==> run F: inputs <==
==> flow/design.v <==
module half_adder(a, b, sum, carry);
	input a, b;
	output sum, carry;
	assign sum = a^b;
	assign carry = a&b;
endmodule
module add4b(a,b,sum);
	input [3:0] a,b;
	output [3:0] sum;
	wire [3:0] sum;
	assign sum = a + b;
endmodule
module add6b(a, b, sum);
	input [5:0] a,b;
	output [5:0] sum;
	wire [5:0] sum;
	assign sum = a + b;
endmodule
module add8b(a,b,sum);
	input [7:0] a,b;
	output [7:0] sum;
	wire [7:0] sum;
	assign sum = a + b;
endmodule
module add12b(a,b,sum);
	input [11:0] a,b;
	output [11:0] sum;
	wire [11:0] sum;
	assign sum = a + b;
endmodule
module add16b(a,b,sum);
	input [15:0] a,b;
	output [15:0] sum;
	wire [15:0] sum;
	assign sum = a + b;
endmodule
module add24b(a,b,sum);
	input [23:0] a,b;
	output [23:0] sum;
	wire [23:0] sum;
	assign sum = a + b;
endmodule
module add32b(a,b,sum);
	input [31:0] a,b;
	output [31:0] sum;
	wire [31:0] sum;
	assign sum = a + b;
endmodule
module add48b (
    input [47:0] a,
    input [47:0] b,
    output [47:0] sum
);
    assign sum = a + b;
endmodule
module vedic_multiplier_2x2(a, b, result_2x2);
	input[1:0] a, b;
	output[3:0] result_2x2;
	wire[3:0] temp;
	assign result_2x2[0] = a[0] & b[0];
	assign temp[0] = a[0] & b[1];
	assign temp[1] = a[1] & b[0];
	assign temp[2] = a[1] & b[1];
	half_adder h1(temp[0], temp[1], result_2x2[1], temp[3]);
	half_adder h2(temp[2], temp[3], result_2x2[2], result_2x2[3]);
endmodule
module vedic_multiplier_4x4(a, b, result_4x4);
	input[3:0] a, b;
	output[7:0] result_4x4;
	wire[3:0] q0, q1, q2, q3, w0, w1;
	wire[5:0] w2, w3, w4, w5, w6;
	vedic_multiplier_2x2 v2_0(a[1:0], b[1:0], q0[3:0]);
	vedic_multiplier_2x2 v2_1(a[1:0], b[3:2], q1[3:0]);
	vedic_multiplier_2x2 v2_2(a[3:2], b[1:0], q2[3:0]);
	vedic_multiplier_2x2 v2_3(a[3:2], b[3:2], q3[3:0]);
	assign w0[3:0] = {2'b0, q0[3:2]};
	add4b a4_0(w0[3:0], q1[3:0], w1[3:0]);
	assign w2 = {2'b0, q2[3:0]};
	assign w3 = {q3[3:0], 2'b0};
	add6b a6_0(w2, w3, w4);
	assign w5 = {2'b0, w1[3:0]};
	add6b a6_1(w4, w5, w6);
	assign result_4x4[7:2] = w6[5:0];
	assign result_4x4[1:0] = q0[1:0];
endmodule
module vedic_multiplier_8x8(a, b, result_8x8);
	input[7:0] a, b;
	output[15:0] result_8x8;
	wire[15:0] q0, q1, q2, q3;
	wire[7:0] w0, w1;
	wire[11:0] w2, w3, w4, w5, w6;
	vedic_multiplier_4x4 v4_0(a[3:0], b[3:0], q0[15:0]);
	vedic_multiplier_4x4 v4_1(a[3:0], b[7:4], q1[15:0]);
	vedic_multiplier_4x4 v4_2(a[7:4], b[3:0], q2[15:0]);
	vedic_multiplier_4x4 v4_3(a[7:4], b[7:4], q3[15:0]);
   assign w0[7:0] = {4'b0, q0[7:4]};
	add8b a8_0(w0, q1, w1);
	assign w2 = {4'b0, q2[7:0]};
	assign w3 = {q3[7:0], 4'b0};
	add12b a12_0(w2, w3, w4);
	assign w5 = {4'b0, w1[7:0]};
	add12b a12_1(w4, w5, w6);
	assign result_8x8[15:4] = w6[11:0];
	assign result_8x8[3:0] = q0[3:0];
endmodule
module vedic_multiplier_16x16(a, b, result_16x16);
	input[15:0] a, b;
	output[31:0] result_16x16;
	wire[15:0] q0, q1, q2, q3;
	wire[15:0] w0, w1;
	wire[23:0] w2, w3, w4, w5, w6;
	vedic_multiplier_8x8 v8_0(a[7:0], b[7:0], q0[15:0]);
	vedic_multiplier_8x8 v8_1(a[7:0], b[15:8], q1[15:0]);
	vedic_multiplier_8x8 v8_2(a[15:8], b[7:0], q2[15:0]);
	vedic_multiplier_8x8 v8_3(a[15:8], b[15:8], q3[15:0]);
   assign w0[15:0] = {8'b0, q0[15:8]};
	add16b a16_0(w0, q1, w1);
	assign w2 = {8'b0, q2[15:0]};
	assign w3 = {q3[15:0], 8'b0};
	add24b a24_0(w2, w3, w4);
	assign w5 = {8'b0, w1[15:0]};
	add24b a24_1(w4, w5, w6);
	assign result_16x16[31:8] = w6[23:0];
	assign result_16x16[7:0] = q0[7:0];
endmodule
module vedic_multiplier_32x32_pipelined(
    input clk,
    input [31:0] a, b,
    output reg [63:0] result_32x32
);
    wire [31:0] q0, q1, q2, q3;
    reg [31:0] q0_reg, q1_reg, q2_reg, q3_reg;
    reg [31:0] w1_reg;
    reg [47:0] w2, w3, w4_reg, w5_reg, w6_reg;
    reg [15:0] lo_d1, lo_d2, lo_d3;
    vedic_multiplier_16x16 v16_0(.a(a[15:0]), .b(b[15:0]), .result_16x16(q0));
    vedic_multiplier_16x16 v16_1(.a(a[15:0]), .b(b[31:16]), .result_16x16(q1));
    vedic_multiplier_16x16 v16_2(.a(a[31:16]), .b(b[15:0]), .result_16x16(q2));
    vedic_multiplier_16x16 v16_3(.a(a[31:16]), .b(b[31:16]), .result_16x16(q3));
    always @(posedge clk) begin
        q0_reg <= q0;
        q1_reg <= q1;
        q2_reg <= q2;
        q3_reg <= q3;
    end
    always @(posedge clk) begin
        w1_reg <= {16'b0, q0_reg[31:16]} + q1_reg;
    end
    always @(posedge clk) begin
        w2 <= {16'b0, q2_reg};
        w3 <= {q3_reg, 16'b0};
        w4_reg <= w2 + w3;
    end
    always @(posedge clk) begin
        w5_reg <= {16'b0, w1_reg};
        w6_reg <= w4_reg + w5_reg;
    end
    always @(posedge clk) begin
        lo_d1 <= q0_reg[15:0];
        lo_d2 <= lo_d1;
        lo_d3 <= lo_d2;
    end
	 always @(posedge clk) begin
	     result_32x32[63:16] <= w6_reg;
        result_32x32[15:0] <= lo_d3;
	 end 
endmodule
==> flow/run.sh <==
#!/bin/bash
# the make line also repeats each setting of config.mk as NAME=value (left out here)
make -C /OpenROAD-flow-scripts/flow DESIGN_CONFIG=/design/flow/config.mk WORK_HOME=/design/flow/orfs CLKGATE_MAP_FILE= finish
==> flow/config.mk <==
export PLATFORM = sky130hd
export DESIGN_NAME = vedic_multiplier_32x32_pipelined
export DESIGN_NICKNAME = vedic_multiplier_32x32_pipelined
export VERILOG_FILES = /design/flow/design.v
export SDC_FILE = /design/flow/constraint.sdc
export NUM_CORES = 4
export LEC_CHECK = 0
export CAP_MARGIN = 15
export CELL_PAD_IN_SITES_DETAIL_PLACEMENT = 0
export CORE_MARGIN = 2
export CORE_UTILIZATION = 72
export CTS_CLUSTER_SIZE = 32
export GPL_ROUTABILITY_DRIVEN = 1
export HOLD_SLACK_MARGIN = -0.08
export PLACE_DENSITY = 0.66
export SETUP_SLACK_MARGIN = 2.56
export SLEW_MARGIN = 20
export TNS_END_PERCENT = 5
==> flow/constraint.sdc <==
create_clock -name core_clock -period 8.94 [get_ports {clk}]
set_input_delay 1.7880 -clock core_clock [delete_from_list [all_inputs] [get_ports {clk}]]
set_output_delay 1.7880 -clock core_clock [all_outputs]
set_load 0.01 [all_outputs]
==> run P (differences from run F) <==
==> flow/config.mk (replaced) <==
export PLATFORM = sky130hd
export DESIGN_NAME = vedic_multiplier_32x32_pipelined
export DESIGN_NICKNAME = vedic_multiplier_32x32_pipelined
export VERILOG_FILES = /design/flow/design.v
export SDC_FILE = /design/flow/constraint.sdc
export NUM_CORES = 4
export LEC_CHECK = 0
export CAP_MARGIN = 30
export CORE_MARGIN = 2
export CORE_UTILIZATION = 40
export GPL_ROUTABILITY_DRIVEN = 0
export SLEW_MARGIN = 20
==> flow/constraint.sdc (replaced) <==
create_clock -name core_clock -period 8.47 [get_ports {clk}]
set_input_delay 1.6940 -clock core_clock [delete_from_list [all_inputs] [get_ports {clk}]]
set_output_delay 1.6940 -clock core_clock [all_outputs]
set_load 0.01 [all_outputs]
==> run X (differences from run F) <==
==> flow/config.mk (replaced) <==
export PLATFORM = sky130hd
export DESIGN_NAME = vedic_multiplier_32x32_pipelined
export DESIGN_NICKNAME = vedic_multiplier_32x32_pipelined
export VERILOG_FILES = /design/flow/design.v
export SDC_FILE = /design/flow/constraint.sdc
export NUM_CORES = 4
export LEC_CHECK = 0
export CAP_MARGIN = 20
export CORE_MARGIN = 2
export CORE_UTILIZATION = 66
export MAX_ROUTING_LAYER = met4
export SLEW_MARGIN = 20
==> flow/constraint.sdc (replaced) <==
create_clock -name core_clock -period 9.63 [get_ports {clk}]
set_input_delay 1.9260 -clock core_clock [delete_from_list [all_inputs] [get_ports {clk}]]
set_output_delay 1.9260 -clock core_clock [all_outputs]
set_load 0.01 [all_outputs]
==> Slide: Implementation Results <==
Run Summary

Outcome
  – Status: complete, but fails checks
  – SO Viols: negative setup slack

Die
  – Num rows: 107

Hold path
  – HP Start: q2_reg[0]

Final timing
  – Endpoints failing setup: 66
  – Hold slack final: 318.2 ps
  – Final WS setup: -1209 ps
  – Layout Skew: 30.96 ps

Detailed routing
  – Drt total wl: 174200 µm
# the run above: run F

==> Slide: Implementation Results <==
Run Summary

Outcome
  – Status: complete, but fails checks
  – SO Viols: negative setup slack

Final timing
  – Hold slack final: 320.4 ps
  – Endpoints failing setup: 70
  – Final WS setup: -1438 ps

Synthesis
  – EDFF count, synth: 0

Critical path
  – Worst r2r path cells: 11

Die
  – Num rows: 144

Detailed routing
  – Drt total wl: 162300 µm
  – Met1 Wirelength: 76270 µm

Hold path
  – HP Start: w2[1]

Placed design
  – Dpl ws: -2459 ps

Clock tree
  – H-tree depth: 2
# the run above: run P

==> Slide: Implementation Results <==
Run Summary

Placed design
  – Dpl ws: -1611 ps

Outcome
  – SO Viols: negative setup slack
  – Status: complete, but fails checks

Final timing
  – Final min period: 10220 ps
  – Layout Skew: 50.53 ps
  – Endpoints failing setup: 46
  – Final WS setup: -594.7 ps

Synthesis
  – Yosys warns: 6
  – Cell with the most instances after synthesis: ha_1

Die
  – Num rows: 112

Detailed routing
  – Drt total wl: 163900 µm
# the run above: run X

